## fft_4
module fft_4(
        input               clk,
        input               rst_n,
        input wire signed [ 15:0]                   x0_real, 
        input wire signed [ 15:0]                   x0_imag,
        input wire signed [ 15:0]                   x1_real,
        input wire signed [ 15:0]                   x1_imag,
        input wire signed [ 15:0]                   x2_real,
        input wire signed [ 15:0]                   x2_imag,
        input wire signed [ 15:0]                   x3_real,
        input wire signed [ 15:0]                   x3_imag,
        output reg signed [ 15:0]                   X0_real,
        output reg signed [ 15:0]                   X0_imag,
        output reg signed [ 15:0]                   X1_real,
        output reg signed [ 15:0]                   X1_imag,            
        output reg signed [ 15:0]                   X2_real,
        output reg signed [ 15:0]                   X2_imag,
        output reg signed [ 15:0]                   X3_real,
        output reg signed [ 15:0]                   X3_imag
    );
Settings: LEC_CHECK=0, ABC_AREA=1, CAP_MARGIN=20, CORE_MARGIN=2, CORE_UTILIZATION=72, CTS_CLUSTER_DIAMETER=400, CTS_CLUSTER_SIZE=98, SLEW_MARGIN=20; clock period 0.948 ns.
run.sh (not shown) runs the stock make flow with config.mk's settings and CLKGATE_MAP_FILE=.
The starting point failed in clock tree synthesis (4_1_cts).
Next try:
--- a/flow/config.mk
+++ b/flow/config.mk
@@ -8 +7,0 @@
-export ABC_AREA = 1
@@ -11,3 +10 @@
-export CORE_UTILIZATION = 72
-export CTS_CLUSTER_DIAMETER = 400
-export CTS_CLUSTER_SIZE = 98
+export CORE_UTILIZATION = 20
==> flow/constraint.sdc (replaced) <==
create_clock -name core_clock -period 2.44 [get_ports {clk}]
set_input_delay 0.4880 -clock core_clock [delete_from_list [all_inputs] [get_ports {clk}]]
set_output_delay 0.4880 -clock core_clock [all_outputs]
set_load 0.01 [all_outputs]
Now the flow finished but fails on negative setup slack.
Die area grows to 3.0 times its value.
Area after synthesis shrinks by 14%.
Synthesized cell count shrinks by 36%.
Next try:
--- a/flow/config.mk
+++ b/flow/config.mk
@@ -10 +10,2 @@
-export CORE_UTILIZATION = 20
+export CORE_UTILIZATION = 65
+export HOLD_SLACK_MARGIN = -0.04
==> flow/constraint.sdc (replaced) <==
create_clock -name core_clock -period 1.65 [get_ports {clk}]
set_input_delay 0.3300 -clock core_clock [delete_from_list [all_inputs] [get_ports {clk}]]
set_output_delay 0.3300 -clock core_clock [all_outputs]
set_load 0.01 [all_outputs]
With this change the flow aborted during clock tree synthesis (4_1_cts).
Die size is lower by 69%.
Synthesized area is unchanged.
Synthesized cell count is unchanged.
Next try:
--- a/flow/config.mk
+++ b/flow/config.mk
@@ -10,2 +10,3 @@
-export CORE_UTILIZATION = 65
-export HOLD_SLACK_MARGIN = -0.04
+export CORE_UTILIZATION = 66
+export CTS_CLUSTER_DIAMETER = 337
+export SETUP_SLACK_MARGIN = -0.2
==> flow/constraint.sdc (replaced) <==
create_clock -name core_clock -period 2.75 [get_ports {clk}]
set_input_delay 0.5500 -clock core_clock [delete_from_list [all_inputs] [get_ports {clk}]]
set_output_delay 0.5500 -clock core_clock [all_outputs]
set_load 0.01 [all_outputs]
After rerunning: With this change the flow completed and failed the layout checks on negative setup slack; die area goes down by 1.5%; synthesized cell count stays the same; synthesized area does not change.
Next try:
--- a/flow/config.mk
+++ b/flow/config.mk
@@ -10,3 +10,3 @@
-export CORE_UTILIZATION = 66
-export CTS_CLUSTER_DIAMETER = 337
-export SETUP_SLACK_MARGIN = -0.2
+export CORE_UTILIZATION = 70
+export CTS_CLUSTER_SIZE = 37
+export SETUP_SLACK_MARGIN = 0.43
==> flow/constraint.sdc (replaced) <==
create_clock -name core_clock -period 2.82 [get_ports {clk}]
set_input_delay 0.5640 -clock core_clock [delete_from_list [all_inputs] [get_ports {clk}]]
set_output_delay 0.5640 -clock core_clock [all_outputs]
set_load 0.01 [all_outputs]
What happened:
- With this change the flow ended with an error in global routing (5_1_grt) on ODB-0269
- die area came out lower by a few percent
- area after synthesis stays the same
- synthesized cell count stays the same


fft_4 again, from the RTL that the note above started with.
Settings: LEC_CHECK=0, CAP_MARGIN=20, CORE_MARGIN=2, CORE_UTILIZATION=65, CTS_CLUSTER_SIZE=43, SLEW_MARGIN=20; clock period 2.11 ns.
The first run never finished: it broke off in global routing (5_1_grt), error DPL-0038.
Next try:
- CORE_UTILIZATION: 65 -> 72
- CTS_CLUSTER_SIZE: 43 -> 14
- HOLD_SLACK_MARGIN: not set -> 0.29
- PLACE_DENSITY: not set -> 0.79
- clock period: 2.11 -> 2.82 ns (I/O delays scaled with it)
Effect: The new run finished but failed the layout checks on negative setup slack. Synthesized cell count is unchanged. Synthesized area is unchanged. Die size goes down by 9.5%.
Next try:
- CORE_UTILIZATION: 72 -> 70
- CTS_CLUSTER_SIZE: 14 -> not set
- HOLD_SLACK_MARGIN: 0.29 -> not set
- PLACE_DENSITY: 0.79 -> not set
- SETUP_SLACK_MARGIN: not set -> 0.85
- clock period: 2.82 -> 3.29 ns (I/O delays scaled with it)
The changed run passed the timing, DRC and antenna checks; sequential share of layout area drops by 1.1 points; global-route usage drops by 2.2 points; total power drops by roughly a tenth; setup slack gets better by 0.77 ns; critical path depth climbs by 4; first-iteration DRC count climbs by about a fifth; sequential power drops by roughly a tenth; synthesized cell count is unchanged; register-to-register slack gets better by 0.77 ns.
Next try:
- ABC_AREA: not set -> 1
- CORE_UTILIZATION: 70 -> 72
- CTS_CLUSTER_SIZE: not set -> 99
- SETUP_SLACK_MARGIN: 0.85 -> not set
- clock period: 3.29 -> 2.05 ns (I/O delays scaled with it)
=> The changed run completed and failed the layout checks on negative setup slack; hold slack improves by 0.18 ns; power rises by 60%; clock power rises by 73%; first-iteration DRC count rises by 6.4%; die size rises by 13%; via count rises by 28%; clock skew falls by 0.0058 ns; design area rises by 12%; non-clock buffer count rises by 150; count of clock-buffer cells in the layout rises by 4.
Next try:
- ABC_AREA: 1 -> not set
- CTS_CLUSTER_SIZE: 99 -> not set
- PLACE_DENSITY: not set -> 0.79
- clock period: 2.05 -> 2.82 ns (I/O delays scaled with it)
The changed run completed, yet does not pass: negative setup slack.
Combinational power falls by 34%.
Routed wire length falls by 21%.
Cell area falls by 14%.
Cell count falls by 32%.
Clock power falls by 26%.
Power and IR drop assume default switching activity.
